==> flow/design.v (excerpt) <==
module EC_TOP(
    clk, rst_n, in_valid,
    in_Px, in_Py, in_Qx, in_Qy, in_prime, in_a,
    out_valid, out_Rx, out_Ry
);
input clk, rst_n, in_valid;
input [6-1:0] in_Px, in_Py, in_Qx, in_Qy, in_prime, in_a;
output reg out_valid;
output reg [6-1:0] out_Rx, out_Ry;
localparam S_IDLE = 0;
localparam S_IN_DATA = 1;
localparam S_P_ADD = 2;
localparam S_P_DOU = 3;
localparam S_XR_YR = 4;
localparam S_OUT = 5;
parameter IP_WIDTH = 6;
reg [2:0] current_state, next_state;
reg [3:0] cnt_s_p;
reg [2:0] cnt_xr_yr;
reg [5:0] px_reg;
reg [5:0] py_reg;
reg [5:0] qx_reg;
reg [5:0] qy_reg;
reg [5:0] a_reg;
reg [5:0] prime_reg;
wire [5:0] p_sub_xp;
wire [5:0] p_sub_yp;
wire [5:0] p_sub_xq;
wire [5:0] p_sub_xr;
wire [6:0] xq_xp1;
wire [6:0] yq_yp1;
wire [7:0] xr_w;
wire [6:0] xp2_3_a;
reg [5:0] xr_reg ;
reg [5:0] s_reg;
reg [11:0] mod_in;
wire [5:0] mod_out;
reg [IP_WIDTH-1:0]  IN_2;
wire [IP_WIDTH-1:0] OUT_INV;
reg [5:0] yp2_ip;
wire [6:0] xp_xr1;
wire [11:0]mul_out;
reg [5:0] mul_in1, mul_in2;
wire [6:0] s_xp_xr1_yp1;
always@(posedge clk or negedge rst_n) begin
    if(!rst_n)
        current_state <= S_IDLE;
  ...
For scale: roughly 3700 cells after synthesis, about 110 flip-flops, ~52 I/O pins, about 25000 µm² of cells after synthesis.
clock: 62.4 ns
lec_check: 0
abc_area: 1
cap_margin: 0
core_margin: 2
core_utilization: 72
cts_cluster_size: 10
place_density: 0.42
setup_slack_margin: 5.0
slew_margin: 20
tns_end_percent: 20
run.sh (not shown) runs the stock make flow with config.mk's settings and CLKGATE_MAP_FILE=.
Edit:
==> flow/config.mk (replaced) <==
export PLATFORM = sky130hd
export DESIGN_NAME = EC_TOP
export DESIGN_NICKNAME = EC_TOP
export VERILOG_FILES = /design/flow/design.v
export SDC_FILE = /design/flow/constraint.sdc
export NUM_CORES = 4
export LEC_CHECK = 0
export CAP_MARGIN = 20
export CORE_MARGIN = 2
export CORE_UTILIZATION = 40
export SLEW_MARGIN = 20
==> flow/constraint.sdc (replaced) <==
create_clock -name core_clock -period 77.0 [get_ports {clk}]
set_input_delay 15.4000 -clock core_clock [delete_from_list [all_inputs] [get_ports {clk}]]
set_output_delay 15.4000 -clock core_clock [all_outputs]
set_load 0.01 [all_outputs]
What happened: Core utilization is lower by 42 points; routed wire length fell by 20%; via count drops by 21%; maximum frequency falls by about 16%; register-to-register slack gets better by 3.5 ns.
Edit:
--- a/flow/config.mk
+++ b/flow/config.mk
@@ -10,0 +11 @@
+export SETUP_SLACK_MARGIN = -1.47
==> flow/constraint.sdc (replaced) <==
create_clock -name core_clock -period 72.4 [get_ports {clk}]
set_input_delay 14.4800 -clock core_clock [delete_from_list [all_inputs] [get_ports {clk}]]
set_output_delay 14.4800 -clock core_clock [all_outputs]
set_load 0.01 [all_outputs]
The new run ran to the end with no violations.
Area after synthesis stays the same.
Global-route usage falls by 0.16 points.
Edit:
--- a/flow/config.mk
+++ b/flow/config.mk
@@ -10,2 +10,2 @@
-export CORE_UTILIZATION = 40
-export SETUP_SLACK_MARGIN = -1.47
+export CORE_UTILIZATION = 72
+export PLACE_DENSITY_LB_ADDON = 0.02
@@ -12,0 +13 @@
+export TNS_END_PERCENT = 100
==> flow/constraint.sdc (replaced) <==
create_clock -name core_clock -period 60.6 [get_ports {clk}]
set_input_delay 12.1200 -clock core_clock [delete_from_list [all_inputs] [get_ports {clk}]]
set_output_delay 12.1200 -clock core_clock [all_outputs]
set_load 0.01 [all_outputs]
What happened: With this change the flow aborted during global routing (5_1_grt) with ODB-0269; synthesized area is unchanged; die size is lower by well over a third; synthesized cell count is unchanged.
Edit:
--- a/flow/config.mk
+++ b/flow/config.mk
@@ -7,0 +8 @@
+export ABC_AREA = 1
@@ -11 +12,3 @@
-export PLACE_DENSITY_LB_ADDON = 0.02
+export CTS_CLUSTER_DIAMETER = 202
+export PLACE_DENSITY_LB_ADDON = 0.01
+export SETUP_SLACK_MARGIN = 3.76
@@ -13 +15,0 @@
-export TNS_END_PERCENT = 100
==> flow/constraint.sdc (replaced) <==
create_clock -name core_clock -period 14.2 [get_ports {clk}]
set_input_delay 2.8400 -clock core_clock [delete_from_list [all_inputs] [get_ports {clk}]]
set_output_delay 2.8400 -clock core_clock [all_outputs]
set_load 0.01 [all_outputs]
Effect: This time the run ended with an error in clock tree synthesis (4_1_cts) with DPL-0038; synthesized area goes up by 2.6%; die size goes up by about 2.6%; synthesized cell count goes up by 19%.

Setup of P:
Starting RTL as in the previous note.
==> flow/config.mk <==
export PLATFORM = sky130hd
export DESIGN_NAME = EC_TOP
export DESIGN_NICKNAME = EC_TOP
export VERILOG_FILES = /design/flow/design.v
export SDC_FILE = /design/flow/constraint.sdc
export NUM_CORES = 4
export LEC_CHECK = 0
export ABC_AREA = 1
export CAP_MARGIN = 20
export CORE_ASPECT_RATIO = 0.5
export CORE_MARGIN = 2
export CORE_UTILIZATION = 72
export CTS_CLUSTER_DIAMETER = 375
export CTS_CLUSTER_SIZE = 92
export PLACE_DENSITY = 0.41
export SETUP_SLACK_MARGIN = 4.08
export SLEW_MARGIN = 20
==> flow/constraint.sdc <==
create_clock -name core_clock -period 30.3 [get_ports {clk}]
set_input_delay 6.0600 -clock core_clock [delete_from_list [all_inputs] [get_ports {clk}]]
set_output_delay 6.0600 -clock core_clock [all_outputs]
set_load 0.01 [all_outputs]
P did not finish; the tool stopped in global routing with error GRT-0116.
Input-level comparison between Q and P:
Settings: removing CTS_CLUSTER_SIZE (formerly 92); removing CTS_CLUSTER_DIAMETER (formerly 375); removing PLACE_DENSITY (formerly 0.41); removing CORE_ASPECT_RATIO (formerly 0.5); removing SETUP_SLACK_MARGIN (formerly 4.08); changing CORE_UTILIZATION from 72 to 40; removing ABC_AREA (formerly 1); changing the clock period (ns, I/O delays scaled along) from 30.3 to 72.4.
==> results <==
Q went all the way through the flow, and no timing, DRC or antenna check failed. In Q relative to P, cell area reported after detailed placement had gone down by more than 10%. Higher worst slack at placement among Q and P: Q. Q reports a higher die area than P does. Re post-synthesis instance area: Q and P aren't equal, and the lower value belongs to Q. P has a lower post-synthesis share of cell area spent on full adders, half adders and majority gates than Q. Relative to P, area share of xor/xnor cells in the synthesized design increased by 1.4 points in Q. Q vs P on number of instances in the placed design: Q is the lower one. Comparing Q and P, the higher yosys stat chip area was measured on P. Q vs P, simple-gate portion of the synthesized area went down by 7.5 points.
Here is what was changed in the inputs of R compared with Q.
Settings: a change of CORE_MARGIN from 2 to 8; an added CELL_PAD_IN_SITES_DETAIL_PLACEMENT of 2; an added GPL_ROUTABILITY_DRIVEN of 0; an added ABC_AREA of 1; an added MIN_ROUTING_LAYER of met2; a change of the clock period (ns, I/O delays scaled along) from 72.4 to 77.0.
Findings:
Seen in the log of R: GRT-0116 during global routing, after which the run never completed.
R against Q: die area +about 12%; post-placement cell area +1.8%; distinct cell type count of the synthesized netlist -25; share of flip-flops with an asynchronous set or reset ~0 delta.
Of the two candidates, Q has the worse post-placement worst setup slack and R the better one.
Cmp R vs Q: synthesized instance count higher in R
Comparing total core area for Q and R, the bigger number came from R.
Per the comparison of R with Q, number of port buffers was more or less identical; flip-flop and latch count after synthesis was more or less identical; sequential share of the synthesized area went down by 0.28 points; area fraction in compound gates went down by 6.0 points.
What S does differently from R at the input level:
Settings: clearing ABC_AREA, which used to be 1; clearing MIN_ROUTING_LAYER, which used to be met2; clearing CELL_PAD_IN_SITES_DETAIL_PLACEMENT, which used to be 2.
## What came out
- Per the final summary, S finished and its layout is clean on timing, DRC and antenna.
- Changes observed in S relative to R: portion of the post-synthesis area used by sequential elements went up, post-synthesis sequential element count roughly the same, cell area after placement lower.
- From R to S the numbers moved as follows: basic-gate share of the synthesized area counting and, or, nand and nor cells shows a reduction of 7.5 points; count of boundary I/O pins about even.
- Against R, gate count after technology mapping in S fell by more than 10%.
- In S the placeable core region turned out 1500 sq um lower than in R.
- S ended with less yosys stat chip area than R.
- Summary of S over R: site row count decreased 1; synthesized area went down.
Relative to S, the following input files were edited for T:
Settings: swapping 40 for 65 in CORE_UTILIZATION; swapping 8 for 2 in CORE_MARGIN; clearing GPL_ROUTABILITY_DRIVEN, which used to be 0; swapping 77.0 for 59.2 in the clock period (ns, I/O delays scaled along).
==> comparison <==
- T: flow complete, layout not clean; failing: setup timing
- Re remaining global-route overflow: no difference whatsoever between S and T.
- T ended up with a higher final worst-path cycle share than S did.
- Routed length per placed instance: T vs S up about 14%

Setup of the previous run:
Starting RTL as in the previous note.
export LEC_CHECK = 0
export ABC_AREA = 1
export CAP_MARGIN = 20
export CORE_ASPECT_RATIO = 0.5
export CORE_MARGIN = 2
export CORE_UTILIZATION = 72
export CTS_CLUSTER_DIAMETER = 333
export CTS_CLUSTER_SIZE = 92
export PLACE_DENSITY = 0.41
export SETUP_SLACK_MARGIN = 4.08
export SLEW_MARGIN = 20
create_clock -name core_clock -period 30.3 [get_ports {clk}]
No final results exist for the previous run, since it was stopped by error GRT-0116 during global routing.
What the current run does differently from the previous run at the input level:
==> flow/config.mk <==
export PLATFORM = sky130hd
export DESIGN_NAME = EC_TOP
export DESIGN_NICKNAME = EC_TOP
export VERILOG_FILES = /design/flow/design.v
export SDC_FILE = /design/flow/constraint.sdc
export NUM_CORES = 4
export LEC_CHECK = 0
export CAP_MARGIN = 20
export CORE_MARGIN = 2
export CORE_UTILIZATION = 70
export SLEW_MARGIN = 20
==> flow/constraint.sdc <==
create_clock -name core_clock -period 117.0 [get_ports {clk}]
set_input_delay 23.4000 -clock core_clock [delete_from_list [all_inputs] [get_ports {clk}]]
set_output_delay 23.4000 -clock core_clock [all_outputs]
set_load 0.01 [all_outputs]
[summary]
- The current run completed; timing, DRC and antenna clean
- The current run against the previous run; post-synthesis cell type count is up by more than a quarter.
- Per the comparison of the current run with the previous run, width of the die moved down; share of the core filled by cells before placement fell 2.1 points; number of standard cells after synthesis fell about 16%; setup fix buffers added after clock tree synthesis dropped 252; post-synthesis mux area share has increased.
- In the current run, mapped cell area is lower than in the previous run.
- In terms of die size, the current run and the previous run differ only marginally.
- Floorplan row count for the current run is higher than for the previous run.
- The current run ended with more post-synthesis compound-gate area fraction than the previous run.

EC_TOP again, from the RTL that the note above started with.
Design EC_TOP, start of the top module:
module EC_TOP(
    clk, rst_n, in_valid,
    in_Px, in_Py, in_Qx, in_Qy, in_prime, in_a,
    out_valid, out_Rx, out_Ry
);
clock: 95.6 ns
lec_check: 0
cap_margin: 40
cell_pad_in_sites_global_placement: 2
core_margin: 3
core_utilization: 29
cts_cluster_size: 76
gpl_timing_driven: 1
place_density: 0.88
setup_slack_margin: 5.0
slew_margin: 20
tns_end_percent: 60
Change:
- CAP_MARGIN: 40 -> 20
- CELL_PAD_IN_SITES_GLOBAL_PLACEMENT: 2 -> unset
- CORE_MARGIN: 3 -> 2
- CORE_UTILIZATION: 29 -> 65
- CTS_CLUSTER_SIZE: 76 -> unset
- GPL_TIMING_DRIVEN: 1 -> unset
- PLACE_DENSITY: 0.88 -> unset
- SETUP_SLACK_MARGIN: 5.0 -> unset
- TNS_END_PERCENT: 60 -> unset
- clock period: 95.6 -> 60.6 ns (I/O delays scaled with it)
This time the run finished with negative setup slack left.
Register-to-register slack got worse by 23000 ps.
Utilization grows by 46 points.
Design area rose by about 9%.
Count of clock-buffer cells in the layout is unchanged.
Maximum frequency goes up by about 20%.
Global-route usage rose by 24 points.
First-iteration DRC count went up by about 66%.
Sequential share of layout area went down by 0.87 points.
Change:
- ABC_AREA: unset -> 1
- CORE_UTILIZATION: 65 -> 72
- PLACE_DENSITY: unset -> 0.42
- SETUP_SLACK_MARGIN: unset -> 5.0
- TNS_END_PERCENT: unset -> 20
- clock period: 60.6 -> 62.4 ns (I/O delays scaled with it)
Result: This time the run completed with no timing, DRC or antenna violations. Hold slack stays flat. Global-route usage goes down by 0.51 points. Count of clock-buffer cells in the layout goes up by 2. First-iteration DRC count goes up by 42%. Cell count goes up by 13%. Critical path depth goes up by 44. Routed wire length goes up by 8.5%.
Change:
- SETUP_SLACK_MARGIN: 5.0 -> unset
- TNS_END_PERCENT: 20 -> unset
Effect: Clock-buffer cell count stays the same; routed wire length drops by about a fifth; worst setup slack got worse by 440 ps; worst hold slack improved by 8.1 ps; sequential share of layout area climbs by 0.70 points; final area drops by a few percent; cell count drops by a few percent.
Change:
- ABC_AREA: 1 -> unset
- CORE_UTILIZATION: 72 -> 66
- PLACE_DENSITY: 0.42 -> unset
- clock period: 62.4 -> 25.0 ns (I/O delays scaled with it)
The new run never finished: it broke off in global routing (5_1_grt) with GRT-0232.
Synthesized area shrinks by 2.5%.
Synthesized cell count went down by 16%.
Die size grows by 6.2%.

Setup of run 1:
EC_TOP again, from the RTL that the note above started with.
// EC_TOP
module EC_TOP(
    clk, rst_n, in_valid,
    in_Px, in_Py, in_Qx, in_Qy, in_prime, in_a,
    out_valid, out_Rx, out_Ry
);
Settings: LEC_CHECK=0, ABC_AREA=1, CAP_MARGIN=15, CORE_MARGIN=2, CORE_UTILIZATION=72, CTS_CLUSTER_DIAMETER=202, CTS_CLUSTER_SIZE=70, GPL_ROUTABILITY_DRIVEN=0, PLACE_DENSITY_LB_ADDON=0.01, SETUP_SLACK_MARGIN=3.76, SLEW_MARGIN=20; clock period 14.2 ns.
Run 1 failed in clock tree synthesis (4_1_cts) with DPL-0033.
What run 2 does differently from run 1 at the input level:
diff --git a/flow/config.mk b/flow/config.mk
--- a/flow/config.mk
+++ b/flow/config.mk
@@ -14,0 +15 @@
+export MAX_ROUTING_LAYER = met4
@@ -16 +17 @@
-export SETUP_SLACK_MARGIN = 3.76
+export SETUP_SLACK_MARGIN = 4.07
@@ -17,0 +19 @@
+export TNS_END_PERCENT = 5
[summary]
For run 2, the flow was terminated by a tool error in global routing (5_1_grt) and produced no final design. Comparing run 1 and run 2, the higher final HPWL from detailed placement was measured on run 2. | placed instance count | run 1 vs run 2 | ≈ equal |. Run 2 -> run 1: synthesized cell count flat. Per the comparison of run 2 with run 1, post-synthesis sequential element count neither gained nor lost much, simple-gate area share of the yosys netlist neither gained nor lost much, die size neither gained nor lost much, number of unique standard cell types used by synthesis neither gained nor lost much, adder and majority cell fraction of the synthesized area neither gained nor lost much. Re post-synthesis instance area: no difference whatsoever between run 2 and run 1.
Input changes introduced in run 3 (baseline for comparison: run 2):
==> flow/config.mk <==
export PLATFORM = sky130hd
export DESIGN_NAME = EC_TOP
export DESIGN_NICKNAME = EC_TOP
export VERILOG_FILES = /design/flow/design.v
export SDC_FILE = /design/flow/constraint.sdc
export NUM_CORES = 4
export LEC_CHECK = 0
export CAP_MARGIN = 20
export CORE_MARGIN = 2
export CORE_UTILIZATION = 71
export PLACE_DENSITY_LB_ADDON = 0.02
export SLEW_MARGIN = 20
export TNS_END_PERCENT = 5
==> flow/constraint.sdc <==
create_clock -name core_clock -period 60.6 [get_ports {clk}]
set_input_delay 12.1200 -clock core_clock [delete_from_list [all_inputs] [get_ports {clk}]]
set_output_delay 12.1200 -clock core_clock [all_outputs]
set_load 0.01 [all_outputs]
- Mean post-synth cell area: run 3 vs run 2 up 16%
- Run 2 -> run 3: post-detailed-placement half-perimeter wirelength decreased by more than 10%
- Run 3 vs run 2, post-CTS repair timing setup buffer count went up by 20.
- Horizontal die size (run 3 over run 2): decrease, 1.1 µm
- Re worst-case clock buffer depth: no difference whatsoever between run 2 and run 3.
- [run 3] flow finished | final checks: failed | reasons: setup timing
- Compared with run 2, number of nets at floorplan in run 3 decreased by more than 10%.
- Summed instance area of the synthesized netlist, run 2 and run 3: higher on run 2
- In run 3 the simple-gate share of the synthesized area turned out 7.5 points lower than in run 2.
- Synthesized cell count, run 3 vs run 2: down by more than 10%
#### Input delta (run 4 over run 3)
diff --git a/flow/config.mk b/flow/config.mk
--- a/flow/config.mk
+++ b/flow/config.mk
@@ -11 +11,3 @@
-export PLACE_DENSITY_LB_ADDON = 0.02
+export CTS_CLUSTER_DIAMETER = 141
+export CTS_CLUSTER_SIZE = 33
+export PLACE_DENSITY_LB_ADDON = 0.25
==> flow/constraint.sdc <==
create_clock -name core_clock -period 59.2 [get_ports {clk}]
set_input_delay 11.8400 -clock core_clock [delete_from_list [all_inputs] [get_ports {clk}]]
set_output_delay 11.8400 -clock core_clock [all_outputs]
set_load 0.01 [all_outputs]
Results
Run 4 against run 3: path depth of the worst reg2reg path now sits higher; depth of the critical timing path with buffers and inverters included now larger; register-to-register slack went down 2170 ps. The flow completed for run 4, but it is not clean: the layout still shows capacitance limit, slew limit, setup timing.
The inputs of run 5 differ from those of run 4 as listed below.
diff --git a/flow/config.mk b/flow/config.mk
--- a/flow/config.mk
+++ b/flow/config.mk
@@ -10,4 +10,3 @@
-export CORE_UTILIZATION = 71
-export CTS_CLUSTER_DIAMETER = 141
-export CTS_CLUSTER_SIZE = 33
-export PLACE_DENSITY_LB_ADDON = 0.25
+export CORE_UTILIZATION = 72
+export CTS_CLUSTER_DIAMETER = 210
+export PLACE_DENSITY_LB_ADDON = 0.02
@@ -15 +13,0 @@
-export TNS_END_PERCENT = 5
==> flow/constraint.sdc <==
create_clock -name core_clock -period 60.6 [get_ports {clk}]
set_input_delay 12.1200 -clock core_clock [delete_from_list [all_inputs] [get_ports {clk}]]
set_output_delay 12.1200 -clock core_clock [all_outputs]
set_load 0.01 [all_outputs]
Findings:
- Run status, run 5: aborted in global routing (5_1_grt), error ODB-0269
- Between run 5 and run 4, the boundary pin count does not differ in any meaningful way.
- Initial standard-cell utilization of the core: run 5 > run 4
- Min horizontal die size across run 5 and run 4: run 5
- Summary: with run 4 as the reference, quantity of gates resized following cts in run 5 moved up by more than a quarter.
- Run 5 vs run 4: overall die area down in run 5
